--- flow/run.sh ---
#!/bin/bash
# the make line also repeats each setting of config.mk as NAME=value (left out here)
make -C /OpenROAD-flow-scripts/flow DESIGN_CONFIG=/design/flow/config.mk WORK_HOME=/design/flow/orfs CLKGATE_MAP_FILE= finish
--- flow/config.mk ---
export PLATFORM = sky130hd
export DESIGN_NAME = JAM
export DESIGN_NICKNAME = JAM
export VERILOG_FILES = /design/flow/design.v
export SDC_FILE = /design/flow/constraint.sdc
export NUM_CORES = 4
export LEC_CHECK = 0
export ABC_AREA = 1
export CAP_MARGIN = 5
export CORE_MARGIN = 2
export CORE_UTILIZATION = 72
export CTS_CLUSTER_DIAMETER = 272
export SLEW_MARGIN = 20
--- flow/constraint.sdc ---
create_clock -name core_clock -period 4.6 [get_ports {CLK}]
set_input_delay 0.9200 -clock core_clock [delete_from_list [all_inputs] [get_ports {CLK}]]
set_output_delay 0.9200 -clock core_clock [all_outputs]
set_load 0.01 [all_outputs]
--- flow/design.v ---
module JAM (
input CLK,
input RST,
output reg [2:0] W,
output reg [2:0] J,
input [6:0] Cost,
output reg [3:0] MatchCount,
output reg [9:0] MinCost,
output reg Valid );
reg [5:0]state;
reg [2:0]num[0:7];
reg [4:0]ix;
reg [9:0]tempCost;
reg [4:0]changePoint;
reg [4:0]n;
reg [4:0]max_min_pos;
reg [4:0]max_min_value;
always @(posedge CLK or posedge RST) 
begin
    if(RST)
    begin
		  W <= 0;
		  J <= 0;
		  Valid <= 0;
		  num[0] <= 0;
		  num[1] <= 1;
		  num[2] <= 2;
		  num[3] <= 3;
		  num[4] <= 4;
		  num[5] <= 5;
		  num[6] <= 6;
		  num[7] <= 7;
		  state <= 0;
		  ix <= 1;
		  tempCost <= 0;
		  MatchCount <= 0;
		  MinCost <= 1023;
		  changePoint <= 0;
		  n <= 10;
		  max_min_pos <= 0;
		  max_min_value <= 10;
    end
    else 
    begin
		case(state)
			5'd0:
			begin
				if(ix > 8)
				begin
					if(tempCost < MinCost)
					begin
						MatchCount <= 1;
						MinCost <= tempCost;
					end
					else if(tempCost == MinCost)
					begin
						MatchCount <= MatchCount + 1;
					end
					ix <= 1;
					tempCost <= 0;
					state <= 1;
				end
				else if(ix == 8)
				begin
					tempCost <= tempCost + Cost;
					ix <= ix + 1;
				end
				else
				begin
					tempCost <= tempCost + Cost;
					W <= ix;
					J <= num[ix];
					ix <= ix + 1;
				end
			end
			5'd1:
			begin
				if(num[7] > num[6])
				begin
					num[6] <= num[7];
					num[7] <= num[6];
					state <= 0;
					W <= 0;
					J <= num[0];
				end
				else if(num[6] > num[5])
				begin
					 if(num[7] > num[5] && num[7] < num[6])
					 begin
						num[7] <= num[6];
						num[5] <= num[7];
						num[6] <= num[5];
						state <= 0;
						W <= 0;
						J <= num[0];
					 end
					 else
					 begin
						num[5] <= num[6];
						num[6] <= num[7];
						num[7] <= num[5];
						state <= 0;
						W <= 0;
						J <= num[0];
					 end
				end
				else if(num[5] > num[4])
				begin
						if(num[6] < num[4] && ((num[7] < num[4]) || num[5] < num[7]) )
						begin
							num[4] <= num[5];
							num[5] <= num[7];
							num[7] <= num[4];
						end
						else if(num[6] > num[4] && num[5] > num[6] && num[7] < num[4])
						begin
							num[4] <= num[6];
							num[5] <= num[7];
							num[6] <= num[4];
							num[7] <= num[5];
						end
						else if(num[7] > num[4] && num[7] < num[6] && num[7] < num[5])
						begin
							num[4] <= num[7];
							num[5] <= num[4];
							num[7] <= num[5];
						end
						state <= 0;
						W <= 0;
						J <= num[0];
				end
				else if(num[4] > num[3])
				begin
					changePoint <= 3;
					state <= 2;
					n <= 4;
				end
				else if(num[3] > num[2])
				begin
					changePoint <= 2;
					state <= 2;
					n <= 3;
				end
				else if(num[2] > num[1])
				begin
					changePoint <= 1;
					state <= 2;
					n <= 2;
				end
				else if(num[1] > num[0])
				begin
					changePoint <= 0;
					state <= 2;
					n <= 1;
				end
				else
					state <= 4;
			end
			5'd2:
			begin
				if(n >= 8)
				begin
					num[changePoint] <= num[max_min_pos];
					num[max_min_pos] <= num[changePoint];
					state <= 3;
					max_min_value <= 10;
				end
				else
				begin
					if(num[n] > num[changePoint] && num[n] < max_min_value)
					begin
						max_min_pos <= n;
						max_min_value <= num[n];
					end
					n <= n + 1;
				end
			end
			5'd3:
			begin
				if(changePoint == 4)
				begin
					num[5] <= num[7];
					num[7] <= num[5];
				end
				else if(changePoint == 3)
				begin
					num[4] <= num[7];
					num[5] <= num[6];
					num[6] <= num[5];
					num[7] <= num[4];
				end
				else if(changePoint == 2)
				begin
					num[3] <= num[7];
					num[4] <= num[6];
					num[6] <= num[4];
					num[7] <= num[3];
				end
				else if(changePoint == 1)
				begin
					num[2] <= num[7];
					num[3] <= num[6];
					num[4] <= num[5];
					num[5] <= num[4];
					num[6] <= num[3];
					num[7] <= num[2];
				end
				else if(changePoint == 0)
				begin
					num[1] <= num[7];
					num[2] <= num[6];
					num[3] <= num[5];
					num[5] <= num[3];
					num[6] <= num[2];
					num[7] <= num[1];
				end
					state <= 0;
					W <= 0;
					J <= num[0];
			end
			5'd4:
			begin
				Valid <= 1;
			end
		endcase
    end
end
endmodule
==> changes_impl.md, run 1 <==
## Flow update

- Core Region: 0.009819 mm^2
- Critical setup path kind: flop to flop
- Via Count: 7,761
- Highest cell delay on the worst timing path: ~0.66 ns
- CP required: 4.86 ns
- Series of cell instances along the critical path: inv_1 -> ha_1 -> inv_2 -> o21ai_0 -> o22ai_2 -> ha_1 -> a21oi_1 -> o21bai_1 -> inv_1 -> nand2_1 -> nand2_2 -> nand3_2 -> nand2_1 -> nand2_1
- Internal Dissipation: 975.7 uW
- Cell with the most instances on the worst path: sky130_fd_sc_hd__nand2_1
- Critical path startpoint: changePoint[1]$_DFFE_PP0P_
- Average footprint of a synthesized cell: 6.832 um^2
- Number of post-CTS setup repair buffers: 0
- Total wire length after detailed routing: ~23 mm
- Detailed Route Iter0 Violations: 1,008
- Count of flip-flops with a built-in enable after synthesis: 0
- Switching component of the power: approximately 290 uW
- Number of cell instances after yosys synthesis: 1,071
- Final Hold Violating Endpoints: 0
- Area of the mapped netlist: 0.007317 mm^2
- Die outline height: around 100 um
- Number of warnings printed during yosys synthesis: 2
- HPWL after DPL: 17.10 mm
- Number of cell instances on the worst register-to-register path: 14
- Clock transition time at the flip-flop clock pins of the worst setup and hold paths: 0.09 ns
- Chip area line of the yosys report: 0.007317 mm^2
- Number of antenna-violating nets in the routed design: 0
- Top cells, area: sky130_fd_sc_hd__dfrtp_1 (17%), sky130_fd_sc_hd__nand2_1 (15%), sky130_fd_sc_hd__ha_1 (12%), sky130_fd_sc_hd__dfstp_2 (10%), sky130_fd_sc_hd__nand3_1 (6.5%)
- HP Start: Valid$_DFFE_PP0P_
- Flip-flop cell with the highest count after synthesis: sky130_fd_sc_hd__dfrtp_1
- Worst VDD drop: 0.1614 mV
- Pin count of the biggest net entering global routing: 47
- Worst Path Buf+Inv: 3
- Clock sinks: around 79
- Post-route cell area: 0.007816 mm^2
- Power in the clock group: roughly 530 uW
- Share of synthesized cell area in full adder, half adder and majority cells: 0.1190
- Worst hold path cell count: 1
- Most frequent cells after synthesis: sky130_fd_sc_hd__nand2_1 (286), sky130_fd_sc_hd__inv_1 (108), sky130_fd_sc_hd__nand3_1 (95)
- Cts repair resizes: 0
- Library cells used by synthesis: 52
- FFs w/ async S/R, synth: 1.000
- Master of the slowest instance on the critical path: sky130_fd_sc_hd__ha_1
- Run status: timing/DRC/antenna clean
- Clock tree from TritonCTS: yes
- Synth Seq Share: 0.2750
- Drt drc: 0
- Vias in the first global route: 7,420
- Final weighted congestion in routability-driven placement: 1.047
- Synthesized registers: approximately 80
- Min cycle time layout: 3.105 ns
- Instance area at placement: 0.007617 mm^2
- Worst endpoint data arrival time: around 3.4 ns
- Top Layer Used: met4
- Sum Neg Setup Slack: 0 ns
- Number of placement rows: 36
- Total congestion overflow after global routing: 0
- Via density per instance: around 6.4
- Leading power group: sequential cells
- Logic depth of the worst path, buffers included: 14
- Type of element capturing the critical path: flop
- Xor/xnor cell area share of the yosys netlist: 0.004788
- Final setup fails: 0
- Max Slew Vio Count: 0
- Total chip power: 1.266 mW
- Tot GR Track Use: 0.4270
- Sequential cell fraction of total power: 0.549
- Synth top cell by count: sky130_fd_sc_hd__nand2_1
- Synthesized-area fraction occupied by ao, oa, aoi and oai cells: 0.1809
- Number of buffers created by CTS: 9
- Relative area change from synthesis to final layout: 6.823%
- Core utilization before placement: 0.7452
- Ports placed on the boundary: 30
- Power Density: 162.0 mW/mm^2
- Final critical-path share of the clock period: 0.6751
- Final clock skew: 0.01017 ns
- End of the worst register-to-register path: max_min_pos[1]$_DFFE_PP0P_
- Maximum Capacitance Violations: 0
- Net switching share of the total power: 0.2293
- Chip Area: 0.01099 mm^2
- Number of logged tool warnings: 39
- Detailed-router iteration count before antenna repair: 6
- Number of instances in the synthesized netlist: 1,071
- Buffers from clock root to sink, at most: 2
- Path class of the lowest-slack min-delay path: flop to flop
- RSZ-0062 raised after global routing: false
- Category of the worst setup path launch point: flop
- Reg2reg setup slack: 1.49 ns
- Nets in the synthesized netlist: 1,149
- Detailed-routed wire length on met3: roughly 2.5 mm
- Sum of met2 wire segment lengths after detailed routing: 9.989 mm
- End point of the most critical hold path: Valid$_DFFE_PP0P_
- Post-synthesis mux area share: 0.004104
- Wire length of the first global-routing pass: 37.07 mm
- Hold buffers post-CTS: 0
- Combinational share of power: 0.033
- Critical Path Fanout Max: 26
- Slew @ Worst Pin: about 0.88 ns
- Launch point of the worst reg-to-reg path: changePoint[1]$_DFFE_PP0P_
- Cell type with the highest aggregate area in the netlist: sky130_fd_sc_hd__dfrtp_1
- Worst slew slack as a fraction of its limit: 0.4126
- WL/cell: 18.80 um
- Highest achievable clock rate: 0.3220 GHz
- Area fraction in and, or, nand and nor cells: 0.3258
- Worst setup path endpoint: max_min_pos[1]$_DFFE_PP0P_
- Top cell family by delay on the critical path: adder cells
- Root Buffer: sky130_fd_sc_hd__clkbuf_8
- Leakage power: 3.887 nW
- Horizontal extent of the die: 104.8 um
- Number of buffer cells added on primary ports: 29
- Total number of H-tree levels: 3
- Number of antenna violations at the first check in global routing: 0
- Post-route met1 wirelength: 8.448 mm
- Synth top area share: 0.1744
- Power drawn by the sequential cells: 695 uW
- Part of the total power dissipated in the clock network: 0.418
- Clock latency reported for the late side of the worst-skew pair: approximately 0.36 ns
- Largest family of logic cells by area: simple AND/OR/NAND/NOR gates
- Fin nets: 1,161
- Antenna diode instance count: 0
- Comb power: 41.4 uW
metrics by stage:
| stage | instances | setup slack, ns | utilization | hold slack, ns |
|---|---|---|---|---|
| 3_5_place_dp | 1205 | 1.592 | 0.7757 | 0.4558 |
| 3_3_place_gp | 1205 | 1.758 | 0.7757 | 0.4466 |
| 5_1_grt | 1221 | 1.187 | 0.7960 | 0.4849 |
| 6_report | 1221 | 1.495 | 0.7960 | 0.4698 |
| 2_1_floorplan | 1071 | 1.703 | - | 0.4332 |
| 4_1_cts | 1221 | 1.569 | 0.7960 | 0.4752 |
area by class of cell:
cell class                      count  area [um^2]
Multi-Input combinational cell    834         4643
Sequential cell                    79         2012
Fill cell                         761         2003
Inverter                          129        498.0
Timing Repair Buffer               30        297.8
Tap cell                          133        166.4
Clock buffer                       11        141.4
Clock inverter                      5        57.56
routing by layer:
| metal | track usage | up-vias |
|---|---|---|
| li1 | - | 3622 |
| met1 | 0.5162 | 3438 |
| met2 | 0.6656 | 533 |
| met3 | 0.07923 | 168 |
| met4 | 0.3410 | 0 |
| met5 | 0 | - |
==> inputs of run 2 (changes only) <==
CAP_MARGIN = 20   (was 5)
CELL_PAD_IN_SITES_GLOBAL_PLACEMENT = 0   (was default)
CORE_ASPECT_RATIO = 1.01   (was default)
CTS_CLUSTER_DIAMETER = default   (was 272)
GPL_ROUTABILITY_DRIVEN = 0   (was default)
MAX_ROUTING_LAYER = met4   (was default)
PLACE_DENSITY = 0.78   (was default)
SETUP_SLACK_MARGIN = -0.08   (was default)
clock period = 2.56 ns   (was 4.6 ns; I/O delays follow)
==> run 2 against run 1 <==
Against the previous run: sequential share of layout area decreased by 1.6 points; area after synthesis unchanged; clock-buffer cell count unchanged; worst hold slack improved by 0.0097 ns; global-route usage increased by 1.0 points; cell area increased by 6.8%; clock power increased by 79%; power increased by 80%; critical path depth increased by 2; now fails the layout checks on setup timing; fmax increased by 14%.
==> changes_impl.md, run 2 <==
## Flow update

- Run status: finished with violations
- SO Faults: setup timing
- Most frequent cells after synthesis: sky130_fd_sc_hd__nand2_1 (286), sky130_fd_sc_hd__inv_1 (108), sky130_fd_sc_hd__nand3_1 (95)
- Number of placement rows: 36 (unchanged)
- Antenna diode instance count: 0 (unchanged)
- Via Count: 8,229 (+6.0%)
- Leading power group: sequential cells
- Detailed Route Iter0 Violations: 1,477 (+47%)
- Worst Path Buf+Inv: 3 (unchanged)
- Final setup fails: 7 (+7)
- Synth top cell by count: sky130_fd_sc_hd__nand2_1
- Clock transition time at the flip-flop clock pins of the worst setup and hold paths: 0.10 ns (about the same)
- Critical path startpoint: n[1]$_DFFE_PP1P_
- Synthesized-area fraction occupied by ao, oa, aoi and oai cells: 0.1809 (unchanged)
- Sequential cell fraction of total power: 0.550 (about the same)
- Maximum Capacitance Violations: 0 (unchanged)
- Type of element capturing the critical path: flop
- Cell with the most instances on the worst path: sky130_fd_sc_hd__nand2_1
- Number of logged tool warnings: 40 (+2.6%)
- Comb power: 78.0 uW (+88%)
- Buffers from clock root to sink, at most: 2 (unchanged)
- Final critical-path share of the clock period: 1.068 (+0.3933)
- Path class of the lowest-slack min-delay path: input pin to asynchronous set/reset pin
- Worst VDD drop: 0.3438 mV (+110%)
- Nets in the synthesized netlist: 1,149 (unchanged)
- Count of flip-flops with a built-in enable after synthesis: 0 (unchanged)
- Number of warnings printed during yosys synthesis: 2 (unchanged)
- RSZ-0062 raised after global routing: true
- Worst setup path endpoint: max_min_value[0]$_DFFE_PP0P_
- Top cells, area: sky130_fd_sc_hd__dfrtp_1 (17%), sky130_fd_sc_hd__nand2_1 (15%), sky130_fd_sc_hd__ha_1 (12%), sky130_fd_sc_hd__dfstp_2 (10%), sky130_fd_sc_hd__nand3_1 (6.5%)
- Total wire length after detailed routing: 24.36 mm (+6.1%)
- Detailed-router iteration count before antenna repair: 22 (+16)
- Final Hold Violating Endpoints: 0 (unchanged)
- Category of the worst setup path launch point: flop
- Power drawn by the sequential cells: 1.25 mW (+80%)
- Worst endpoint data arrival time: 2.99 ns (-0.37 ns)
- Slew @ Worst Pin: 0.6002 ns (-0.2777 ns)
- Total number of H-tree levels: 3 (unchanged)
- Min cycle time layout: 2.735 ns (-0.3702 ns)
- Critical Path Fanout Max: 4 (-85%)
- Core utilization before placement: 0.7486 (+0.003434)
- Fin nets: 1,215 (+4.7%)
- Worst-case setup margin in the final layout: -0.1751 ns (-1.670 ns)
- Vias in the first global route: 7,525 (+1.4%)
- Number of buffer cells added on primary ports: 29 (unchanged)
- Clock sinks: 79 (unchanged)
- Power in the clock group: 946 uW (+79%)
- Synth top area share: 0.1744 (unchanged)
- Internal Dissipation: 1.690 mW (+73%)
- Share of synthesized cell area in full adder, half adder and majority cells: 0.1190 (unchanged)
- Library cells used by synthesis: 52 (unchanged)
- Post-route core utilization: 0.8542 (+0.05820)
- FFs w/ async S/R, synth: 1.000 (unchanged)
- Max Slew Vio Count: 0 (unchanged)
- Synth Seq Share: 0.2750 (unchanged)
- Combinational share of power: 0.034 (about the same)
- Die outline height: 105.3 um (+0.48%)
- HPWL after DPL: 17.28 mm (+1.0%)
- Clock tree from TritonCTS: yes
- Chip area line of the yosys report: 0.007317 mm^2 (unchanged)
- Net switching share of the total power: 0.2566 (+0.02729)
- Tot GR Track Use: 0.4373 (+0.01027)
- Area of the mapped netlist: 0.007317 mm^2 (unchanged)
- Worst slew slack as a fraction of its limit: 0.5999 (+0.1873)
- Number of antenna violations at the first check in global routing: 0 (unchanged)
- WHS: 0.4795 ns (+0.009732 ns)
- Highest achievable clock rate: 0.3656 GHz (+14%)
- Average footprint of a synthesized cell: 6.832 um^2 (unchanged)
- Area fraction in and, or, nand and nor cells: 0.3258 (unchanged)
- Ports placed on the boundary: 30 (unchanged)
- Root Buffer: sky130_fd_sc_hd__clkbuf_8
- Core Region: 0.009774 mm^2 (-0.46%)
- Cell type with the highest aggregate area in the netlist: sky130_fd_sc_hd__dfrtp_1
- Critical setup path kind: flop to flop
- CP required: 2.82 ns (-2.04 ns)
- End of the worst register-to-register path: max_min_value[0]$_DFFE_PP0P_
- Number of cell instances after yosys synthesis: 1,071 (unchanged)
- Launch point of the worst reg-to-reg path: n[1]$_DFFE_PP1P_
- Total chip power: 2.273 mW (+80%)
- Largest family of logic cells by area: simple AND/OR/NAND/NOR gates
- Number of fill cells in the layout: 621 (-18%)
- Synthesized registers: 79 (unchanged)
- Power Density: 272.3 mW/mm^2 (+68%)
- Flip-flop cell with the highest count after synthesis: sky130_fd_sc_hd__dfrtp_1
- Drt drc: 0 (unchanged)
- Number of buffers created by CTS: 9 (unchanged)
- Relative area change from synthesis to final layout: 14.11%
- Reg2reg setup slack: -0.18 ns (-1.67 ns)
- Xor/xnor cell area share of the yosys netlist: 0.004788 (unchanged)
- WL/cell: 19.11 um (+1.6%)
- Number of instances in the synthesized netlist: 1,071 (unchanged)
- Number of antenna-violating nets in the routed design: 0 (unchanged)
- Total congestion overflow after global routing: 0 (unchanged)
- Part of the total power dissipated in the clock network: 0.416 (-0.002)
- Final clock skew: 0.01847 ns (+0.008304 ns)
- Master of the slowest instance on the critical path: sky130_fd_sc_hd__dfstp_2
- Logic depth of the worst path, buffers included: 16 (+2)
- Post-synthesis mux area share: 0.004104 (unchanged)
- Clock latency reported for the late side of the worst-skew pair: 0.37 ns (about the same)
- Via density per instance: 6.454 (+1.5%)
- Top cell family by delay on the critical path: simple AND/OR/NAND/NOR gates
- Leakage power: 4.147 nW (+6.7%)
- Number of cell instances on the worst register-to-register path: 16 (+2)
- Highest cell delay on the worst timing path: 0.61 ns (-0.05 ns)
- Horizontal extent of the die: 104.3 um (-0.48%)
- Series of cell instances along the critical path: inv_2 -> ha_1 -> nand2_1 -> o22ai_1 -> nor3_2 -> a21oi_2 -> ha_1 -> nand2_1 -> inv_1 -> nand3_1 -> nand2_1 -> inv_1 -> nor2_2 -> nand2_2 -> nand3_1 -> nand2_1
- Wire length of the first global-routing pass: 37.63 mm (+1.5%)
- Pin count of the biggest net entering global routing: 39 (-17%)
- Chip Area: 0.01098 mm^2 (about the same)
- Switching component of the power: 583.4 uW (+100%)
## run 2: cell type report
cell class                      count  area [um^2]  area share
Clock inverter                      5        40.04    0.004795
Clock buffer                       11        151.4     0.01813
Multi-Input combinational cell    834         4761      0.5702
Tap cell                          133        166.4     0.01993
Sequential cell                    79         2013      0.2411
Timing Repair Buffer               84        719.4     0.08617
Inverter                          129        498.0     0.05964
## run 2: layer usage
metal  wire length [um]  vias up  global-route usage
li1                   -     3730                   -
met1               8611     3573              0.5510
met2              10370      690              0.6676
met3               3575      236              0.1082
met4               1801        0              0.1969
met5                  0        -                   -
## run 2: repair_timing
action	CTS	global route
hold endpoints to repair	0	0
hold buffers	0	0
buffers inserted	0	6
setup endpoints to repair	0	8
resized	0	28
## run 2: metrics by stage
stage	setup TNS, ns	setup WS, ns	area [um^2]	cells
4_1_cts	-0.1829	-0.04117	8182	1269
2_1_floorplan	0	0.07095	7317	1071
3_3_place_gp	0	0.08307	7990	1253
6_report	-0.8926	-0.1751	8349	1275
3_5_place_dp	-0.1260	-0.03313	7990	1253
5_1_grt	-1.782	-0.2882	8349	1275
==> inputs of run 3 (changes only) <==
ABC_AREA = default   (was 1)
CAP_MARGIN = 0   (was 20)
CELL_PAD_IN_SITES_DETAIL_PLACEMENT = 2   (was default)
CELL_PAD_IN_SITES_GLOBAL_PLACEMENT = 1   (was 0)
CORE_ASPECT_RATIO = default   (was 1.01)
CORE_UTILIZATION = 40   (was 72)
GPL_ROUTABILITY_DRIVEN = default   (was 0)
MAX_ROUTING_LAYER = default   (was met4)
MIN_ROUTING_LAYER = met2   (was default)
PLACE_DENSITY = default   (was 0.78)
PLACE_DENSITY_LB_ADDON = 0.09   (was default)
SETUP_SLACK_MARGIN = -0.17   (was -0.08)
SLEW_MARGIN = 0   (was 20)
clock period = 3.16 ns   (was 2.56 ns; I/O delays follow)
==> run 3 against run 2 <==
Against the previous run: the layout still fails its checks (setup timing); utilization decreased by 36 points; first-iteration DRC count increased by 89%; sequential power decreased by 19%; area after synthesis decreased by 5.1%; routed wire length increased by 37%; cell area increased by 1.4%; critical path depth decreased by 3; largest cell class unchanged; highest routed layer is now met5.
==> changes_impl.md, run 3 <==
## Flow update

- End point of the most critical hold path: Valid$_DFFE_PP0P_
- Tot GR Track Use: 0.5426 (+0.1053)
- Power Density: 283.7 mW/mm^2 (+4.2%)
- Synth Seq Share: 0.2898 (+0.01487)
- Clock latency reported for the late side of the worst-skew pair: 0.37 ns (about the same)
- Final setup fails: 12 (+5)
- Detailed-router iteration count before antenna repair: 17 (-23%)
- Library cells used by synthesis: 77 (+48%)
- Nets in the synthesized netlist: 917 (-20%)
- Chip Area: 0.01842 mm^2 (+68%)
- Number of placement rows: 48 (+33%)
- Run status: finished with violations
- Final weighted congestion in routability-driven placement: slightly below 1
- Largest family of logic cells by area: AND-OR/OR-AND gates
- Top cell family by delay on the critical path: AND-OR/OR-AND gates
- Total wire length after detailed routing: 33.40 mm (+37%)
- SO Faults: setup timing
- Cell type with the highest aggregate area in the netlist: sky130_fd_sc_hd__dfrtp_1
- Chip area line of the yosys report: 0.006942 mm^2 (-5.1%)
- Wire length of the first global-routing pass: 49.43 mm (+31%)
- Total chip power: 2.402 mW (+5.6%)
- Count of flip-flops with a built-in enable after synthesis: 0 (unchanged)
- Combinational share of power: 0.031 (-0.003)
- Launch point of the worst reg-to-reg path: n[1]$_DFFE_PP1P_
- Synth top area share: 0.1839 (+0.009431)
- Net switching share of the total power: 0.2421 (-0.01449)
- Power drawn by the sequential cells: 1.01 mW (-19%)
- Root Buffer: sky130_fd_sc_hd__clkbuf_16
- Worst hold path cell count: 1
- Met3 GRT Util: 0.6693 (+0.5611)
- Most crowded layer after global routing: met3
- Buffers from clock root to sink, at most: 2 (unchanged)
- Flip-flop cell with the highest count after synthesis: sky130_fd_sc_hd__dfrtp_1
- Critical setup path kind: flop to flop
- Comb power: 73.7 uW (-5.5%)
- Most frequent cells after synthesis: sky130_fd_sc_hd__nand2_1 (93), sky130_fd_sc_hd__o21ai_0 (85), sky130_fd_sc_hd__ha_1 (68)
- Min cycle time layout: 3.365 ns (+0.6300 ns)
- Number of warnings printed during yosys synthesis: 2 (unchanged)
- Path class of the lowest-slack min-delay path: flop to flop
- Worst VDD drop: 0.2686 mV (-22%)
- Ports placed on the boundary: 30 (unchanged)
- Area of the mapped netlist: 0.006942 mm^2 (-5.1%)
- Vias in the first global route: 11.80k (+57%)
- Die outline height: 135.7 um (+29%)
- Worst Path Buf+Inv: 1 (-2)
- Worst slew slack as a fraction of its limit: 0.3102 (-0.2897)
- Post-synthesis mux area share: 0.09247 (+0.08836)
- Maximum Capacitance Violations: 0 (unchanged)
- FFs w/ async S/R, synth: 1.000 (unchanged)
- Switching component of the power: 581.5 uW (-0.32%)
- Reg2reg setup slack: -0.21 ns (-0.03 ns)
- Final clock skew: 0.01249 ns (-0.005982 ns)
- Via density per instance: 8.965 (+39%)
- Drt drc: 0 (unchanged)
- RSZ-0062 raised after global routing: true
- GR met2 Demand/Resource: 0.6577 (-0.009912)
- Type of element capturing the critical path: flop
- Top cells, area: sky130_fd_sc_hd__dfrtp_1 (18%), sky130_fd_sc_hd__ha_1 (12%), sky130_fd_sc_hd__dfstp_2 (11%), sky130_fd_sc_hd__o21ai_0 (6.1%), sky130_fd_sc_hd__mux2i_1 (5.6%)
- Hold buffers post-CTS: 0 (unchanged)
- Leakage power: 3.489 nW (-16%)
- Synthesized registers: 79 (unchanged)
- Number of antenna violations at the first check in global routing: 0 (unchanged)
- Worst-case setup margin in the final layout: -0.2051 ns (-0.02997 ns)
- Series of cell instances along the critical path: buf_4 -> ha_2 -> a22oi_2 -> a31oi_4 -> nor2_1 -> a31oi_2 -> ha_1 -> and2_4 -> a211oi_4 -> o21ai_1 -> o31a_2 -> a2111oi_4 -> mux2_1
- Number of fill cells in the layout: 1,867 (+200%)
- Number of buffers created by CTS: 9 (unchanged)
- Synthesized-area fraction occupied by ao, oa, aoi and oai cells: 0.2606 (+0.07972)
- Number of antenna-violating nets in the routed design: 0 (unchanged)
- Pin count of the biggest net entering global routing: 35 (-10%)
- Average footprint of a synthesized cell: 8.274 um^2 (+21%)
- Highest achievable clock rate: 0.2972 GHz (-19%)
- Number of cell instances on the worst register-to-register path: 13 (-3)
- Category of the worst setup path launch point: flop
- M1 GR Usage: 0 (-0.5510)
- Logic depth of the worst path, buffers included: 13 (-3)
- Final critical-path share of the clock period: 1.065 (-0.003504)
- Xor/xnor cell area share of the yosys netlist: 0.01009 (+0.005306)
- Part of the total power dissipated in the clock network: 0.548 (+0.132)
- Via Count: 10.29k (+25%)
- Core utilization before placement: 0.4056 (-0.3430)
- Post-route cell area: 0.008467 mm^2 (+1.4%)
- Horizontal extent of the die: 135.7 um (+30%)
- Number of cell instances after yosys synthesis: 839 (-22%)
- Critical path startpoint: n[1]$_DFFE_PP1P_
- Total congestion overflow after global routing: 0 (unchanged)
- Clock sinks: 79 (unchanged)
- Leading power group: the clock network
- HPWL after DPL: 22.72 mm (+31%)
- Slew @ Worst Pin: 1.019 ns (+0.4185 ns)
- Worst endpoint data arrival time: 3.62 ns (+0.63 ns)
- Internal Dissipation: 1.820 mW (+7.7%)
- Area fraction in and, or, nand and nor cells: 0.1590 (-0.1668)
- Total number of H-tree levels: 3 (unchanged)
- WL/cell: 29.10 um (+52%)
- Share of synthesized cell area in full adder, half adder and majority cells: 0.1255 (+0.006436)
- Number of instances in the synthesized netlist: 839 (-22%)
- Number of logged tool warnings: 38 (-5.0%)
- Master of the slowest instance on the critical path: sky130_fd_sc_hd__dfstp_2
- Relative area change from synthesis to final layout: 21.97%
- Detailed Route Iter0 Violations: 2,791 (+89%)
- Number of buffer cells added on primary ports: 29 (unchanged)
- Critical Path Fanout Max: 5 (+1)
- Power in the clock group: 1.32 mW (+40%)
- Fin nets: 994 (-18%)
- Core Region: 0.01712 mm^2 (+75%)
- End of the worst register-to-register path: max_min_pos[2]$_DFFE_PP0P_
- Worst setup path endpoint: max_min_pos[2]$_DFFE_PP0P_
- Instance area at placement: 0.007930 mm^2 (-0.75%)
- Clock transition time at the flip-flop clock pins of the worst setup and hold paths: 0.07 ns (-0.03 ns)
- Max Slew Vio Count: 0 (unchanged)
- HP Start: state[1]$_DFF_PP0_
- Sequential cell fraction of total power: 0.421 (-0.129)
- Clock tree from TritonCTS: yes
- Highest cell delay on the worst timing path: 0.61 ns (about the same)
- Synth top cell by count: sky130_fd_sc_hd__nand2_1
- CP required: 3.41 ns (+0.59 ns)
- Final Hold Violating Endpoints: 0 (unchanged)
==> run 3: cell type report <==
type                       instances  area [um^2]  area share
antenna                            2        5.005   0.0005911
tap                              225        281.5     0.03325
timing repair buffer             115        948.4      0.1120
clock buffer                      10        229.0     0.02704
multi-input combinational        650         4642      0.5482
clock inverter                     6        115.1     0.01360
inverter                          61        232.7     0.02749
sequential                        79         2013      0.2378
==> run 3: what timing repair did <==
| action | CTS | global route |
|---|---|---|
| pin swaps | 6 | 12 |
| resized | 17 | 18 |
| endpoints found under the hold margin | 0 | 0 |
| endpoints found under the setup margin | 6 | 7 |
| setup buffers | 2 | 5 |
==> run 3: metal layers <==
layer / wire length [um] / share of wire / vias up
met5: 260 / 0.0078 / -
met4: 4602 / 0.14 / 16
met3: 12790 / 0.38 / 582
met2: 15750 / 0.47 / 3187
met1: 0 / 0 / 3307
li1: - / - / 3200
==> run 3: metrics by stage <==
step                utilization  hold WS (ns)  setup TNS, ns  cells  worst slack [ns]
finish                   0.4947        0.4693         -1.138   1148           -0.2051
floorplan                     -        0.4332        -0.3431    839           -0.1144
detailed placement       0.4633        0.4547         -2.007   1125           -0.3828
global placement         0.4633        0.4454        -0.4974   1125           -0.1662
global route             0.4944        0.5032         -2.555   1146           -0.2869
CTS                      0.4881        0.4733        -0.6885   1143           -0.1639
==> inputs of run 4 (changes only) <==
ABC_AREA = 1   (was default)
CAP_MARGIN = 20   (was 0)
CELL_PAD_IN_SITES_DETAIL_PLACEMENT = default   (was 2)
CELL_PAD_IN_SITES_GLOBAL_PLACEMENT = 0   (was 1)
CORE_ASPECT_RATIO = 1.01   (was default)
CORE_UTILIZATION = 68   (was 40)
GPL_ROUTABILITY_DRIVEN = 0   (was default)
MAX_ROUTING_LAYER = met4   (was default)
MIN_ROUTING_LAYER = default   (was met2)
PLACE_DENSITY_LB_ADDON = default   (was 0.09)
SETUP_SLACK_MARGIN = -0.08   (was -0.17)
SLEW_MARGIN = 20   (was 0)
clock period = 2.13 ns   (was 3.16 ns; I/O delays follow)
==> run 4 against run 3 <==
Against the previous run: still fails the layout checks on setup timing; power up 20%; critical path depth is the same; non-clock buffer count grew 47; worst hold slack gained 0.0042 ns; area after synthesis is 5.4% higher; via count down 13%; clock skew up 0.0069 ns; largest cell class unchanged; worst setup slack worse by 0.19 ns; combinational power is 33% higher.
==> changes_impl.md, run 4 <==
## Flow update

- Sequential cell fraction of total power: 0.522 (+0.101)
- Library cells used by synthesis: 52 (-32%)
- Number of cell instances after yosys synthesis: 1,071 (+28%)
- Synthesized registers: 79 (unchanged)
- Detailed Route Iter0 Violations: 1,406 (-50%)
- Critical Path Fanout Max: 7 (+2)
- Core Region: 0.01060 mm^2 (-38%)
- Chip Area: 0.01161 mm^2 (-37%)
- Number of placement rows: 38 (-21%)
- Share of synthesized cell area in full adder, half adder and majority cells: 0.1190 (-0.006436)
- Drt drc: 0 (unchanged)
- Xor/xnor cell area share of the yosys netlist: 0.004788 (-0.005306)
- End point of the most critical hold path: Valid$_DFFE_PP0P_
- Fin nets: 1,294 (+30%)
- Number of fill cells in the layout: 540 (-71%)
- HP Start: state[1]$_DFF_PP0_
- Ports placed on the boundary: 30 (unchanged)
- Number of instances in the synthesized netlist: 1,071 (+28%)
- Post-route core utilization: 0.8945 (+0.3998)
- Internal Dissipation: 2.130 mW (+17%)
- Total congestion overflow after global routing: 0 (unchanged)
- End of the worst register-to-register path: max_min_pos[2]$_DFFE_PP0P_
- Total wire length after detailed routing: 28.19 mm (-16%)
- SO Faults: setup timing
- Cell with the most instances on the worst path: sky130_fd_sc_hd__nand2_1
- Instance area at placement: 0.008523 mm^2 (+7.5%)
- Min cycle time layout: 2.523 ns (-0.8424 ns)
- RSZ-0062 raised after global routing: true
- Logic depth of the worst path, buffers included: 13 (unchanged)
- Leading power group: sequential cells
- HPWL after DPL: 18.08 mm (-20%)
- Worst hold path cell count: 1 (unchanged)
- Number of warnings printed during yosys synthesis: 2 (unchanged)
- Net switching share of the total power: 0.2598 (+0.01773)
- Vias in the first global route: 7,666 (-35%)
- Power in the clock group: 1.28 mW (-3%)
- Area of the mapped netlist: 0.007317 mm^2 (+5.4%)
- Most crowded layer after global routing: met2
- Relative area change from synthesis to final layout: 29.62%
- Clock tree from TritonCTS: yes
- Comb power: 97.8 uW (+33%)
- Final Hold Violating Endpoints: 0 (unchanged)
- Number of antenna violations at the first check in global routing: 1 (+1)
- Tot GR Track Use: 0.4404 (-0.1022)
- Synthesized-area fraction occupied by ao, oa, aoi and oai cells: 0.1809 (-0.07972)
- Power Density: 303.4 mW/mm^2 (+7.0%)
- Average footprint of a synthesized cell: 6.832 um^2 (-17%)
- Critical setup path kind: flop to flop
- Total number of H-tree levels: 3 (unchanged)
- Wire length of the first global-routing pass: 38.38 mm (-22%)
- Top cells, area: sky130_fd_sc_hd__dfrtp_1 (17%), sky130_fd_sc_hd__nand2_1 (15%), sky130_fd_sc_hd__ha_1 (12%), sky130_fd_sc_hd__dfstp_2 (10%), sky130_fd_sc_hd__nand3_1 (6.5%)
- Highest achievable clock rate: 0.3964 GHz (+33%)
- Number of buffer cells added on primary ports: 29 (unchanged)
- Highest cell delay on the worst timing path: 0.61 ns (about the same)
- Final setup fails: 36 (+24)
- Category of the worst setup path launch point: flop
- Root Buffer: sky130_fd_sc_hd__clkbuf_8
- Register Area: 0.002013 mm^2 (unchanged)
- Via Count: 8,986 (-13%)
- Core utilization before placement: 0.6901 (+0.2846)
- FFs w/ async S/R, synth: 1.000 (unchanged)
- Critical path startpoint: n[1]$_DFFE_PP1P_
- Type of element capturing the critical path: flop
- Count of flip-flops with a built-in enable after synthesis: 0 (unchanged)
- Number of antenna-violating nets in the routed design: 0 (unchanged)
- Max Slew Vio Count: 0 (unchanged)
- Post-route cell area: 0.009484 mm^2 (+12%)
- Launch point of the worst reg-to-reg path: n[1]$_DFFE_PP1P_
- Number of buffers created by CTS: 9 (unchanged)
- Via density per instance: 6.598 (-26%)
- Top cell family by delay on the critical path: adder cells
- Worst slew slack as a fraction of its limit: 0.6965 (+0.3864)
- Leakage power: 4.655 nW (+33%)
- Path class of the lowest-slack min-delay path: flop to flop
- Cell type with the highest aggregate area in the netlist: sky130_fd_sc_hd__dfrtp_1
- Run status: finished with violations
- Series of cell instances along the critical path: ha_4 -> ha_2 -> nand2_1 -> nand3_2 -> nor2_2 -> a22oi_2 -> ha_1 -> a21oi_2 -> nor2_1 -> a21oi_4 -> buf_4 -> nand4_1 -> nand2_1
- WL/cell: 20.70 um (-29%)
- Clock transition time at the flip-flop clock pins of the worst setup and hold paths: 0.09 ns (+0.02 ns)
- Reg2reg setup slack: -0.39 ns (-0.19 ns)
- Switching component of the power: 747.8 uW (+29%)
- Post-synthesis mux area share: 0.004104 (-0.08836)
- Worst endpoint data arrival time: 2.85 ns (-0.77 ns)
- Area fraction in and, or, nand and nor cells: 0.3258 (+0.1668)
- Pin count of the biggest net entering global routing: 80 (+130%)
- Combinational cell area excluding buffers and inverters: 0.005214 mm^2 (+12%)
- Synth Seq Share: 0.2750 (-0.01487)
- Clock latency reported for the late side of the worst-skew pair: 0.41 ns (+0.04 ns)
- Nets in the synthesized netlist: 1,149 (+25%)
- Final critical-path share of the clock period: 1.184 (+0.1195)
- Synth top cell by count: sky130_fd_sc_hd__nand2_1
- Master of the slowest instance on the critical path: sky130_fd_sc_hd__dfstp_2
- Buffers from clock root to sink, at most: 2 (unchanged)
- Worst-case setup margin in the final layout: -0.3927 ns (-0.1876 ns)
- GR met2 Demand/Resource: 0.6505 (-0.007145)
- CP required: 2.46 ns (-0.95 ns)
- Power drawn by the sequential cells: 1.50 mW (+49%)
- M1 GR Usage: 0.5477 (+0.5477)
- Chip area line of the yosys report: 0.007317 mm^2 (+5.4%)
- Part of the total power dissipated in the clock network: 0.444 (-0.104)
- Maximum Capacitance Violations: 0 (unchanged)
- Detailed-router iteration count before antenna repair: 11 (-6)
- Number of logged tool warnings: 42 (+11%)
- Worst Path Buf+Inv: 1 (unchanged)
- Flip-flop cell with the highest count after synthesis: sky130_fd_sc_hd__dfrtp_1
- Combinational share of power: 0.034 (+0.003)
- Most frequent cells after synthesis: sky130_fd_sc_hd__nand2_1 (286), sky130_fd_sc_hd__inv_1 (108), sky130_fd_sc_hd__nand3_1 (95)
- Clock sinks: 79 (unchanged)
- Slew @ Worst Pin: 0.4505 ns (-0.5682 ns)
- Horizontal extent of the die: 107.2 um (-21%)
- Number of cell instances on the worst register-to-register path: 13 (unchanged)
- Die outline height: 108.3 um (-20%)
- Largest family of logic cells by area: simple AND/OR/NAND/NOR gates
- Met3 GRT Util: 0.1392 (-0.5300)
- Hold buffers post-CTS: 0 (unchanged)
- Worst VDD drop: 0.4753 mV (+77%)
- Synth top area share: 0.1744 (-0.009431)
- Final clock skew: 0.01939 ns (+0.006896 ns)
- Worst setup path endpoint: max_min_pos[2]$_DFFE_PP0P_
## run 4: area by class of cell
type	instances	share of cell area
clock inverters	6	0.008047
multi-input cells	835	0.5497
well taps	140	0.01847
inverters	129	0.05343
repair buffers	162	0.1433
diodes	1	0.0002639
clock buffers	10	0.01451
flip-flops and latches	79	0.2123
## run 4: metal layers
metal | wire (um) | share of wire | up-vias
met4 | 2259 | 0.080 | 0
met2 | 12140 | 0.43 | 745
met3 | 3819 | 0.14 | 300
met5 | 0 | 0 | -
met1 | 9979 | 0.35 | 4040
li1 | - | - | 3901
## run 4: what timing repair did
item / CTS / global route
resized: 39 / 96
setup endpoints to repair: 20 / 32
setup buffers: 12 / 13
pin swaps: 34 / 34
cloned: 1 / 1
## run 4: through the flow
stage	std cells	power, mW	TNS, ns	hold slack, ns	setup WS, ns
floorplan	1071	1.584	-0.8526	0.4332	-0.1340
global placement	1320	1.622	-2.259	0.4513	-0.2066
detailed placement	1320	1.625	-3.667	0.4598	-0.3475
CTS	1349	2.845	-4.276	0.4780	-0.3607
global route	1362	2.948	-13.00	0.4926	-0.4850
finish	1362	2.878	-9.113	0.4735	-0.3927
==> inputs of run 5 (changes only) <==
CAP_MARGIN = 25   (was 20)
CELL_PAD_IN_SITES_DETAIL_PLACEMENT = 2   (was default)
CELL_PAD_IN_SITES_GLOBAL_PLACEMENT = default   (was 0)
CORE_ASPECT_RATIO = default   (was 1.01)
CORE_UTILIZATION = 40   (was 68)
CTS_CLUSTER_SIZE = 67   (was default)
GPL_TIMING_DRIVEN = 0   (was default)
MAX_ROUTING_LAYER = default   (was met4)
SETUP_SLACK_MARGIN = default   (was -0.08)
clock period = 8.0 ns   (was 2.13 ns; I/O delays follow)
==> run 5 against run 4 <==
Against the previous run: combinational power down about 70%; the run now finishes clean; largest power group is now the clock network; clock power down 62%; worst setup slack better by 4.2 ns; global-route usage grew 2.7 points; highest routed layer is now met5; power fell by 68%; critical path depth down 2; critical path type unchanged.
==> changes_impl.md, run 5 <==
## Flow update

- Run status: timing/DRC/antenna clean
- Die outline height: 139.3 um (+29%)
- Average footprint of a synthesized cell: 6.832 um^2 (unchanged)
- Area fraction in and, or, nand and nor cells: 0.3258 (unchanged)
- Launch point of the worst reg-to-reg path: num[6][1]$_DFFE_PP1P_
- Critical setup path kind: flop to flop
- Power Density: 111.4 mW/mm^2 (-63%)
- Post-synthesis mux area share: 0.004104 (unchanged)
- End of the worst register-to-register path: num[4][1]$_DFFE_PP0P_
- Critical path startpoint: num[6][1]$_DFFE_PP1P_
- Number of post-CTS setup repair buffers: 0 (-12)
- Library cells used by synthesis: 52 (unchanged)
- Clock latency reported for the late side of the worst-skew pair: 0.38 ns (-0.03 ns)
- Chip Area: 0.01939 mm^2 (+67%)
- Part of the total power dissipated in the clock network: 0.533 (+0.089)
- WHS: 0.4850 ns (+0.01152 ns)
- Category of the worst setup path launch point: flop
- Number of buffer cells added on primary ports: 29 (unchanged)
- Count of flip-flops with a built-in enable after synthesis: 0 (unchanged)
- Min cycle time layout: 4.221 ns (+1.699 ns)
- M1 GR Usage: 0.5358 (-0.01187)
- Sum Neg Setup Slack: 0 ns (+9.113 ns)
- Synth top cell by count: sky130_fd_sc_hd__nand2_1
- Via Count: 9,379 (+4.4%)
- Max Slew Vio Count: 0 (unchanged)
- Clock sinks: 79 (unchanged)
- Comb power: 29.5 uW (-70%)
- Number of cell instances after yosys synthesis: 1,071 (unchanged)
- Cell with the most instances on the worst path: sky130_fd_sc_hd__nand2_1
- Wire length of the first global-routing pass: 67.37 mm (+76%)
- Final critical-path share of the clock period: 0.5277 (-0.6567)
- Relative area change from synthesis to final layout: 12.82%
- Leading power group: the clock network
- Detailed Route Iter0 Violations: 1,030 (-27%)
- Number of logged tool warnings: 37 (-12%)
- Core utilization before placement: 0.4073 (-0.2828)
- FFs w/ async S/R, synth: 1.000 (unchanged)
- Worst Path Buf+Inv: 3 (+2)
- Most crowded layer after global routing: met2
- Path class of the lowest-slack min-delay path: flop to flop
- CP required: 8.25 ns (+5.79 ns)
- Buffers from clock root to sink, at most: 2 (unchanged)
- Root Buffer: sky130_fd_sc_hd__clkbuf_16
- Final setup fails: 0 (-100%)
- GR met2 Demand/Resource: 0.7343 (+0.08372)
- Worst slew slack as a fraction of its limit: 0.3412 (-0.3553)
- Number of cell instances on the worst register-to-register path: 11 (-2)
- Number of antenna violations at the first check in global routing: 3 (+2)
- Switching component of the power: 237.4 uW (-68%)
- Worst setup path endpoint: num[4][1]$_DFFE_PP0P_
- Power in the clock group: 490 uW (-62%)
- Horizontal extent of the die: 139.3 um (+30%)
- Area of the mapped netlist: 0.007317 mm^2 (unchanged)
- Number of buffers created by CTS: 9 (unchanged)
- Fin nets: 1,190 (-8.0%)
- Total congestion overflow after global routing: 0 (unchanged)
- Total number of H-tree levels: 3 (unchanged)
- Flip-flop cell with the highest count after synthesis: sky130_fd_sc_hd__dfrtp_1
- End point of the most critical hold path: Valid$_DFFE_PP0P_
- Critical Path Fanout Max: 9 (+2)
- Post-route core utilization: 0.4596 (-0.4349)
- Power drawn by the sequential cells: 400 uW (-73%)
- Share of synthesized cell area in full adder, half adder and majority cells: 0.1190 (unchanged)
- Most frequent cells after synthesis: sky130_fd_sc_hd__nand2_1 (286), sky130_fd_sc_hd__inv_1 (108), sky130_fd_sc_hd__nand3_1 (95)
- Worst hold path cell count: 1 (unchanged)
- Number of placement rows: 49 (+29%)
- Type of element capturing the critical path: flop
- Logic depth of the worst path, buffers included: 11 (-2)
- Detailed-router iteration count before antenna repair: 6 (-5)
- Synthesized registers: 79 (unchanged)
- Final Hold Violating Endpoints: 0 (unchanged)
- Number of warnings printed during yosys synthesis: 2 (unchanged)
- Xor/xnor cell area share of the yosys netlist: 0.004788 (unchanged)
- Maximum Capacitance Violations: 0 (unchanged)
- Largest family of logic cells by area: simple AND/OR/NAND/NOR gates
- Worst VDD drop: 0.1015 mV (-79%)
- Clock tree from TritonCTS: yes
- WL/cell: 33.45 um (+62%)
- Via density per instance: 6.953 (+5.4%)
- HP Start: Valid$_DFFE_PP0P_
- Clock transition time at the flip-flop clock pins of the worst setup and hold paths: 0.08 ns (about the same)
- Core Region: 0.01796 mm^2 (+69%)
- Synthesized-area fraction occupied by ao, oa, aoi and oai cells: 0.1809 (unchanged)
- Series of cell instances along the critical path: clkbuf_1 -> inv_1 -> ha_1 -> nand3_1 -> nand3_1 -> nand2_1 -> inv_2 -> o21ai_0 -> nand4_1 -> nand2_1 -> nand2_1
- RSZ-0062 raised after global routing: false
- Met3 GRT Util: 0.1438 (+0.004600)
- Sequential cell fraction of total power: 0.435 (-0.087)
- Top cell family by delay on the critical path: simple AND/OR/NAND/NOR gates
- Combinational share of power: 0.032 (-0.002)
- Reg2reg setup slack: 3.78 ns (+4.17 ns)
- Ports placed on the boundary: 30 (unchanged)
- Synth top area share: 0.1744 (unchanged)
- Vias in the first global route: 10.31k (+35%)
- HPWL after DPL: 29.93 mm (+66%)
- Internal Dissipation: 681.9 uW (-68%)
- Pin count of the biggest net entering global routing: 56 (-30%)
- Synth Seq Share: 0.2750 (unchanged)
- Chip area line of the yosys report: 0.007317 mm^2 (unchanged)
- Tot GR Track Use: 0.4674 (+0.02700)
- Master of the slowest instance on the critical path: sky130_fd_sc_hd__clkbuf_1
- Cts repair resizes: 0 (-100%)
- Final clock skew: 0.01564 ns (-0.003746 ns)
- Net switching share of the total power: 0.2583 (-0.001579)
- Worst endpoint data arrival time: 4.47 ns (+1.62 ns)
- Slew @ Worst Pin: 0.9798 ns (+0.5293 ns)
- Number of antenna-violating nets in the routed design: 0 (unchanged)
- Highest achievable clock rate: 0.2369 GHz (-40%)
- Leakage power: 4.044 nW (-13%)
- Top cells, area: sky130_fd_sc_hd__dfrtp_1 (17%), sky130_fd_sc_hd__nand2_1 (15%), sky130_fd_sc_hd__ha_1 (12%), sky130_fd_sc_hd__dfstp_2 (10%), sky130_fd_sc_hd__nand3_1 (6.5%)
- Drt drc: 0 (unchanged)
- Number of instances in the synthesized netlist: 1,071 (unchanged)
- Total wire length after detailed routing: 45.13 mm (+60%)
- Cell type with the highest aggregate area in the netlist: sky130_fd_sc_hd__dfrtp_1
- Highest cell delay on the worst timing path: 0.59 ns (-0.02 ns)
- Hold buffers post-CTS: 0 (unchanged)
- Nets in the synthesized netlist: 1,149 (unchanged)
run 5: area by class of cell:
| type | count | area (um^2) |
|---|---|---|
| clock buffers | 11 | 264.0 |
| clock inverters | 5 | 60.06 |
| plain buffers | 29 | 165.2 |
| repair buffers | 30 | 317.8 |
| multi-input cells | 834 | 4643 |
| well taps | 229 | 286.5 |
| inverters | 129 | 499.2 |
| flip-flops and latches | 79 | 2012 |
| diodes | 3 | 7.507 |
| fillers | 2130 | 9708 |
run 5: metal layers:
| layer | part of all wire | up-vias |
|---|---|---|
| li1 | - | 3675 |
| met1 | 0.37 | 4656 |
| met2 | 0.44 | 737 |
| met3 | 0.098 | 309 |
| met4 | 0.091 | 2 |
| met5 | 0.00064 | - |
run 5: stage by stage:
step | area [um^2] | cells | power (mW) | setup slack (ns)
2_1_floorplan | 7317 | 1071 | 0.4217 | 4.423
6_report | 8255 | 1349 | 0.9193 | 3.779
5_1_grt | 8248 | 1346 | 0.9272 | 3.884
3_5_place_dp | 7924 | 1330 | 0.4353 | 4.219
3_3_place_gp | 7894 | 1329 | 0.4305 | 2.964
4_1_cts | 8248 | 1346 | 0.9112 | 4.171
==> inputs of run 6 (changes only) <==
CAP_MARGIN = 20   (was 25)
CELL_PAD_IN_SITES_DETAIL_PLACEMENT = default   (was 2)
CELL_PAD_IN_SITES_GLOBAL_PLACEMENT = 1   (was default)
CORE_ASPECT_RATIO = 1.39   (was default)
CORE_UTILIZATION = 22   (was 40)
CTS_CLUSTER_SIZE = default   (was 67)
GPL_TIMING_DRIVEN = default   (was 0)
MAX_ROUTING_LAYER = met4   (was default)
SETUP_SLACK_MARGIN = 1.08   (was default)
clock period = 4.76 ns   (was 8.0 ns; I/O delays follow)
==> run 6 against run 5 <==
Against the previous run: clock skew decreased by 0.0024 ns; sequential share of layout area decreased by 0.20 points; non-clock buffer count decreased by 25; synthesized cell count unchanged; fmax increased by 37%; cell count increased by 14%; global-route usage decreased by 29 points; die area increased by 79%; cell area increased by 0.83%; first-iteration DRC count decreased by 60%; sequential cell count unchanged.
==> changes_impl.md, run 6 <==
## Flow update

- Logic depth of the worst path, buffers included: 15 (+4)
- Number of instances in the synthesized netlist: 1,071 (unchanged)
- Reg2reg setup slack: 1.68 ns (-2.10 ns)
- Sequential cell fraction of total power: 0.480 (+0.045)
- Total congestion overflow after global routing: 0 (unchanged)
- Internal Dissipation: 1.057 mW (+55%)
- Maximum Capacitance Violations: 0 (unchanged)
- Detailed-router iteration count before antenna repair: 5 (-1)
- Category of the worst setup path launch point: flop
- Register Area: 0.002012 mm^2 (unchanged)
- Path class of the lowest-slack min-delay path: flop to flop
- Worst VDD drop: 0.1609 mV (+59%)
- Worst setup path endpoint: max_min_value[0]$_DFFE_PP0P_
- Synth top cell by count: sky130_fd_sc_hd__nand2_1
- Number of cell instances on the worst register-to-register path: 15 (+4)
- Pre-CTS setup slack: 1.682 ns (-2.537 ns)
- Combinational share of power: 0.030 (-0.002)
- Number of buffers created by CTS: 9 (unchanged)
- Leakage power: 3.953 nW (-2.2%)
- Number of logged tool warnings: 37 (unchanged)
- Clock latency reported for the late side of the worst-skew pair: 0.36 ns (-0.02 ns)
- Net switching share of the total power: 0.2450 (-0.01327)
- Number of post-CTS setup repair buffers: 0 (unchanged)
- Total wire length after detailed routing: 27.78 mm (-38%)
- Max Slew Vio Count: 0 (unchanged)
- Run status: timing/DRC/antenna clean
- Fin nets: 1,165 (-2.1%)
- Min cycle time layout: 3.083 ns (-1.138 ns)
- Hold buffers post-CTS: 0 (unchanged)
- Chip Area: 0.03475 mm^2 (+79%)
- Clock sinks: 79 (unchanged)
- Switching component of the power: 343.2 uW (+45%)
- Worst-case setup margin in the final layout: 1.677 ns (-2.102 ns)
- Number of fill cells in the layout: 3,658 (+72%)
- Top cells, area: sky130_fd_sc_hd__dfrtp_1 (17%), sky130_fd_sc_hd__nand2_1 (15%), sky130_fd_sc_hd__ha_1 (12%), sky130_fd_sc_hd__dfstp_2 (10%), sky130_fd_sc_hd__nand3_1 (6.5%)
- Final cell count without fillers: 1,532 (+14%)
- Series of cell instances along the critical path: inv_1 -> ha_1 -> inv_2 -> o21ai_0 -> o22ai_2 -> ha_1 -> nand2_1 -> inv_1 -> nand3_1 -> nand2_1 -> inv_1 -> nor2_1 -> nand2_2 -> nand3_1 -> nand2_1
- Final clock skew: 0.01329 ns (-0.002354 ns)
- Count of flip-flops with a built-in enable after synthesis: 0 (unchanged)
- Number of cell instances after yosys synthesis: 1,071 (unchanged)
- Synth Seq Share: 0.2750 (unchanged)
- Power in the clock group: 687 uW (+40%)
- HP Start: MatchCount[3]$_DFFE_PP0P_
- Wire length of the first global-routing pass: 43.49 mm (-35%)
- Via Count: 7,391 (-21%)
- Core utilization before placement: 0.2238 (-0.1835)
- FFs w/ async S/R, synth: 1.000 (unchanged)
- Final setup fails: 0 (unchanged)
- Master of the slowest instance on the critical path: sky130_fd_sc_hd__ha_1
- Tot GR Track Use: 0.1732 (-0.2941)
- Launch point of the worst reg-to-reg path: changePoint[1]$_DFFE_PP0P_
- Number of placement rows: 78 (+59%)
- Part of the total power dissipated in the clock network: 0.490 (-0.043)
- Cell type with the highest aggregate area in the netlist: sky130_fd_sc_hd__dfrtp_1
- Synthesized-area fraction occupied by ao, oa, aoi and oai cells: 0.1809 (unchanged)
- Area fraction in and, or, nand and nor cells: 0.3258 (unchanged)
- Buffers from clock root to sink, at most: 2 (unchanged)
- Number of buffer cells added on primary ports: 29 (unchanged)
- Synthesized registers: 79 (unchanged)
- End point of the most critical hold path: MatchCount[3]$_DFFE_PP0P_
- Clock tree from TritonCTS: yes
- Cell total after placement: 1,516 (+14%)
- Final critical-path share of the clock period: 0.6476 (+0.1200)
- Largest family of logic cells by area: simple AND/OR/NAND/NOR gates
- Sum Neg Setup Slack: 0 ns (unchanged)
- Worst Path Buf+Inv: 4 (+1)
- Synth top area share: 0.1744 (unchanged)
- Core Region: 0.03269 mm^2 (+82%)
- Critical Path Fanout Max: 26 (+17)
- Root Buffer: sky130_fd_sc_hd__clkbuf_16
- Library cells used by synthesis: 52 (unchanged)
- Leading power group: the clock network
- Detailed Route Iter0 Violations: 408 (-60%)
- Number of warnings printed during yosys synthesis: 2 (unchanged)
- Clock transition time at the flip-flop clock pins of the worst setup and hold paths: 0.07 ns (about the same)
- Flip-flop cell with the highest count after synthesis: sky130_fd_sc_hd__dfrtp_1
- Vias in the first global route: 7,357 (-29%)
- Relative area change from synthesis to final layout: 13.77%
- Post-synthesis mux area share: 0.004104 (unchanged)
- Power drawn by the sequential cells: 672 uW (+68%)
- Slew @ Worst Pin: 0.9616 ns (-0.01819 ns)
- RSZ-0062 raised after global routing: false
- Most frequent cells after synthesis: sky130_fd_sc_hd__nand2_1 (286), sky130_fd_sc_hd__inv_1 (108), sky130_fd_sc_hd__nand3_1 (95)
- Ports placed on the boundary: 30 (unchanged)
- CP required: 5.00 ns (-3.25 ns)
- Chip area line of the yosys report: 0.007317 mm^2 (unchanged)
- Type of element capturing the critical path: flop
- Worst slew slack as a fraction of its limit: 0.3566 (+0.01534)
- Via density per instance: 4.824 (-31%)
- Worst hold path cell count: 1 (unchanged)
- Antenna diode instance count: 0 (-3)
- Nets in the synthesized netlist: 1,149 (unchanged)
- Power Density: 168.3 mW/mm^2 (+51%)
- Worst endpoint data arrival time: 3.33 ns (-1.14 ns)
- Comb power: 41.7 uW (+41%)
- Top cell family by delay on the critical path: adder cells
- Total number of H-tree levels: 3 (unchanged)
- Highest cell delay on the worst timing path: 0.65 ns (+0.06 ns)
- Critical path startpoint: changePoint[1]$_DFFE_PP0P_
- Drt drc: 0 (unchanged)
- Average footprint of a synthesized cell: 6.832 um^2 (unchanged)
- Critical setup path kind: flop to flop
- Combinational cell area excluding buffers and inverters: 0.004643 mm^2 (unchanged)
- Highest achievable clock rate: 0.3244 GHz (+37%)
- Die outline height: 219.0 um (+57%)
- Number of antenna violations at the first check in global routing: 0 (-3)
- Share of synthesized cell area in full adder, half adder and majority cells: 0.1190 (unchanged)
- HPWL after DPL: 20.86 mm (-30%)
- Final Hold Violating Endpoints: 0 (unchanged)
- Cts repair resizes: 0 (unchanged)
- Area of the mapped netlist: 0.007317 mm^2 (unchanged)
- Xor/xnor cell area share of the yosys netlist: 0.004788 (unchanged)
- Horizontal extent of the die: 158.7 um (+14%)
- Pin count of the biggest net entering global routing: 80 (+43%)
- WL/cell: 18.13 um (-46%)
- End of the worst register-to-register path: max_min_value[0]$_DFFE_PP0P_
- Number of antenna-violating nets in the routed design: 0 (unchanged)
==> run 6: metrics by stage <==
step                utilization  hold slack, ns  cell area [um^2]  power, mW
floorplan                     -          0.4332              7317     0.7088
global placement         0.2460          0.4613              8044     0.7277
detailed placement       0.2460          0.4613              8044     0.7279
CTS                      0.2546          0.4752              8324      1.427
global route             0.2546          0.5045              8324      1.451
finish                   0.2546          0.4792              8324      1.401
==> run 6: routing by layer <==
metal | share of wire | global-route usage | vias to the layer above
met1 | 0.40 | 0.1889 | 3490
met5 | 0 | - | -
met2 | 0.51 | 0.3030 | 187
li1 | - | - | 3635
met3 | 0.032 | 0.01600 | 79
met4 | 0.061 | 0.1036 | 0
==> run 6: cell type report <==
type / instances / area share
inverters: 129 / 0.05982
well taps: 440 / 0.06614
clock buffers: 10 / 0.02871
flip-flops and latches: 79 / 0.2417
repair buffers: 34 / 0.04088
multi-input cells: 834 / 0.5578
clock inverters: 6 / 0.004960
==> inputs of run 7 (changes only) <==
CAP_MARGIN = 5   (was 20)
CELL_PAD_IN_SITES_GLOBAL_PLACEMENT = default   (was 1)
CORE_ASPECT_RATIO = 0.9   (was 1.39)
CORE_UTILIZATION = 72   (was 22)
CTS_CLUSTER_DIAMETER = 96   (was default)
CTS_CLUSTER_SIZE = 100   (was default)
GPL_ROUTABILITY_DRIVEN = default   (was 0)
HOLD_SLACK_MARGIN = -0.1   (was default)
MAX_ROUTING_LAYER = default   (was met4)
SETUP_SLACK_MARGIN = 0.54   (was 1.08)
TNS_END_PERCENT = 80   (was default)
clock period = 4.62 ns   (was 4.76 ns; I/O delays follow)
==> run 7 against run 6 <==
Against the previous run: highest routed layer unchanged; critical endpoint is now max_min_value[2]$_DFFE_PP0P_; power is 4.7% higher; clock skew is 0.0043 ns lower; sequential power is 3.1% higher; synthesized cell count stayed put; cell count is 21% lower; routed wire length is 15% lower; largest cell class unchanged; via count is 6.8% higher.
==> changes_impl.md, run 7 <==
## Flow update

- Run status: timing/DRC/antenna clean
- Vias in the first global route: 7,329 (-0.38%)
- Number of cell instances after yosys synthesis: 1,071 (unchanged)
- Combinational share of power: 0.029 (about the same)
- Series of cell instances along the critical path: inv_1 -> ha_1 -> inv_2 -> o21ai_0 -> o22ai_2 -> ha_1 -> nand2_1 -> inv_1 -> nand3_1 -> nand2_1 -> inv_1 -> nor2_1 -> nand2_2 -> nand3_1 -> nand2_1
- Core Region: 0.009784 mm^2 (-70%)
- Register Area: 0.002012 mm^2 (unchanged)
- Tot GR Track Use: 0.4453 (+0.2720)
- Sequential cell fraction of total power: 0.472 (-0.008)
- Number of antenna violations at the first check in global routing: 1 (+1)
- Wire length of the first global-routing pass: 37.35 mm (-14%)
- Drt drc: 0 (unchanged)
- Most frequent cells after synthesis: sky130_fd_sc_hd__nand2_1 (286), sky130_fd_sc_hd__inv_1 (108), sky130_fd_sc_hd__nand3_1 (95)
- Worst endpoint data arrival time: 3.24 ns (-0.09 ns)
- Switching component of the power: 336.9 uW (-1.8%)
- Worst slew slack as a fraction of its limit: 0.4048 (+0.04821)
- Net switching share of the total power: 0.2297 (-0.01531)
- Leakage power: 3.928 nW (-0.64%)
- Xor/xnor cell area share of the yosys netlist: 0.004788 (unchanged)
- Worst setup path endpoint: max_min_value[2]$_DFFE_PP0P_
- WL/cell: 19.36 um (+6.8%)
- Number of antenna-violating nets in the routed design: 0 (unchanged)
- Path class of the lowest-slack min-delay path: flop to flop
- Critical setup path kind: flop to flop
- Clock sinks: 79 (unchanged)
- Total congestion overflow after global routing: 0 (unchanged)
- Detailed Route Iter0 Violations: 1,322 (+220%)
- Fin nets: 1,162 (-0.26%)
- Leading power group: the clock network
- Synth top cell by count: sky130_fd_sc_hd__nand2_1
- WHS: 0.4886 ns (+0.009430 ns)
- Buffers from clock root to sink, at most: 2 (unchanged)
- End point of the most critical hold path: max_min_value[1]$_DFFE_PP1P_
- Number of fill cells in the layout: 708 (-81%)
- Sum Neg Setup Slack: 0 ns (unchanged)
- Cell type with the highest aggregate area in the netlist: sky130_fd_sc_hd__dfrtp_1
- Combinational cell area excluding buffers and inverters: 0.004643 mm^2 (unchanged)
- Clock transition time at the flip-flop clock pins of the worst setup and hold paths: 0.06 ns (about the same)
- Cts repair resizes: 0 (unchanged)
- Number of instances in the synthesized netlist: 1,071 (unchanged)
- Master of the slowest instance on the critical path: sky130_fd_sc_hd__ha_1
- Type of element capturing the critical path: flop
- Synthesized registers: 79 (unchanged)
- Number of buffers created by CTS: 9 (unchanged)
- Comb power: 42.5 uW (+2%)
- Nets in the synthesized netlist: 1,149 (unchanged)
- Average footprint of a synthesized cell: 6.832 um^2 (unchanged)
- Via Count: 7,892 (+6.8%)
- Share of synthesized cell area in full adder, half adder and majority cells: 0.1190 (unchanged)
- HPWL after DPL: 16.99 mm (-19%)
- Power Density: 185.4 mW/mm^2 (+10%)
- Number of post-CTS setup repair buffers: 0 (unchanged)
- Largest family of logic cells by area: simple AND/OR/NAND/NOR gates
- Via density per instance: 6.495 (+35%)
- Synth top area share: 0.1744 (unchanged)
- Min cycle time layout: 3.009 ns (-0.07334 ns)
- Pre-CTS setup slack: 1.668 ns (-0.01462 ns)
- Clock tree from TritonCTS: yes
- Number of placement rows: 34 (-56%)
- Power drawn by the sequential cells: 693 uW (+3.1%)
- Final setup fails: 0 (unchanged)
- Number of cell instances on the worst register-to-register path: 15 (unchanged)
- Area fraction in and, or, nand and nor cells: 0.3258 (unchanged)
- Count of flip-flops with a built-in enable after synthesis: 0 (unchanged)
- Number of warnings printed during yosys synthesis: 2 (unchanged)
- Synth Seq Share: 0.2750 (unchanged)
- Internal Dissipation: 1.130 mW (+6.8%)
- Detailed-router iteration count before antenna repair: 13 (+8)
- Highest achievable clock rate: 0.3323 GHz (+2.4%)
- Total wire length after detailed routing: 23.53 mm (-15%)
- Worst hold path cell count: 2 (+1)
- Max Slew Vio Count: 0 (unchanged)
- Part of the total power dissipated in the clock network: 0.499 (+0.009)
- Chip Area: 0.01099 mm^2 (-68%)
- Relative area change from synthesis to final layout: 8.140%
- HP Start: max_min_value[1]$_DFFE_PP1P_
- Slew @ Worst Pin: 0.8895 ns (-0.07204 ns)
- Critical path startpoint: changePoint[1]$_DFFE_PP0P_
- Antenna diode instance count: 0 (unchanged)
- Worst VDD drop: 0.2503 mV (+56%)
- Post-synthesis mux area share: 0.004104 (unchanged)
- Flip-flop cell with the highest count after synthesis: sky130_fd_sc_hd__dfrtp_1
- Number of buffer cells added on primary ports: 29 (unchanged)
- Hold buffers post-CTS: 0 (unchanged)
- Instance area at placement: 0.007616 mm^2 (-5.3%)
- Worst-case setup margin in the final layout: 1.611 ns (-0.06666 ns)
- Final critical-path share of the clock period: 0.6514 (+0.003751)
- Total chip power: 1.467 mW (+4.7%)
- Final weighted congestion in routability-driven placement: 1.098
- Critical Path Fanout Max: 26 (unchanged)
- Reg2reg setup slack: 1.61 ns (-0.07 ns)
- Top cell family by delay on the critical path: adder cells
- Final clock skew: 0.009010 ns (-0.004277 ns)
- Root Buffer: sky130_fd_sc_hd__clkbuf_16
- Synthesized-area fraction occupied by ao, oa, aoi and oai cells: 0.1809 (unchanged)
- Pin count of the biggest net entering global routing: 34 (-57%)
- Ports placed on the boundary: 30 (unchanged)
- Horizontal extent of the die: 110.3 um (-31%)
- Highest cell delay on the worst timing path: 0.65 ns (about the same)
- CP required: 4.85 ns (-0.15 ns)
- Worst Path Buf+Inv: 4 (unchanged)
- Number of logged tool warnings: 39 (+5.4%)
- Area of the mapped netlist: 0.007317 mm^2 (unchanged)
- Power in the clock group: 731 uW (+6.4%)
- FFs w/ async S/R, synth: 1.000 (unchanged)
- Maximum Capacitance Violations: 0 (unchanged)
- Chip area line of the yosys report: 0.007317 mm^2 (unchanged)
- Core utilization before placement: 0.7478 (+0.5240)
- Category of the worst setup path launch point: flop
- RSZ-0062 raised after global routing: false
- Launch point of the worst reg-to-reg path: changePoint[1]$_DFFE_PP0P_
- Final Hold Violating Endpoints: 0 (unchanged)
- End of the worst register-to-register path: max_min_value[2]$_DFFE_PP0P_
- Die outline height: 99.64 um (-55%)
- Logic depth of the worst path, buffers included: 15 (unchanged)
- Library cells used by synthesis: 52 (unchanged)
- Post-route cell area: 0.007913 mm^2 (-4.9%)
- Top cells, area: sky130_fd_sc_hd__dfrtp_1 (17%), sky130_fd_sc_hd__nand2_1 (15%), sky130_fd_sc_hd__ha_1 (12%), sky130_fd_sc_hd__dfstp_2 (10%), sky130_fd_sc_hd__nand3_1 (6.5%)
- Clock latency reported for the late side of the worst-skew pair: 0.35 ns (about the same)
- Total number of H-tree levels: 3 (unchanged)
run 7: metal layers:
metal  wire length (um)  global-route usage  part of all wire  up-vias
met4               1176              0.1827             0.050        0
met1               9084              0.5880              0.39     3560
met2               9795              0.6531              0.42      562
li1                   -                   -                 -     3631
met5                  0                   0                 0        -
met3               3469              0.1730              0.15      139
run 7: cell type report:
type / instances / area share
inverter: 129 / 0.06293
clock inverter: 6 / 0.008539
timing repair buffer: 31 / 0.03858
multi-input combinational: 834 / 0.5868
tap: 126 / 0.01992
clock buffer: 10 / 0.02894
sequential: 79 / 0.2543
run 7: metrics by stage:
| step | cells | utilization |
|---|---|---|
| 6_report | 1215 | 0.8087 |
| 5_1_grt | 1215 | 0.8087 |
| 4_1_cts | 1215 | 0.8087 |
| 3_5_place_dp | 1199 | 0.7784 |
| 3_3_place_gp | 1199 | 0.7784 |
| 2_1_floorplan | 1071 | - |
No activity file was given, so power comes from the tool's default toggle rates.
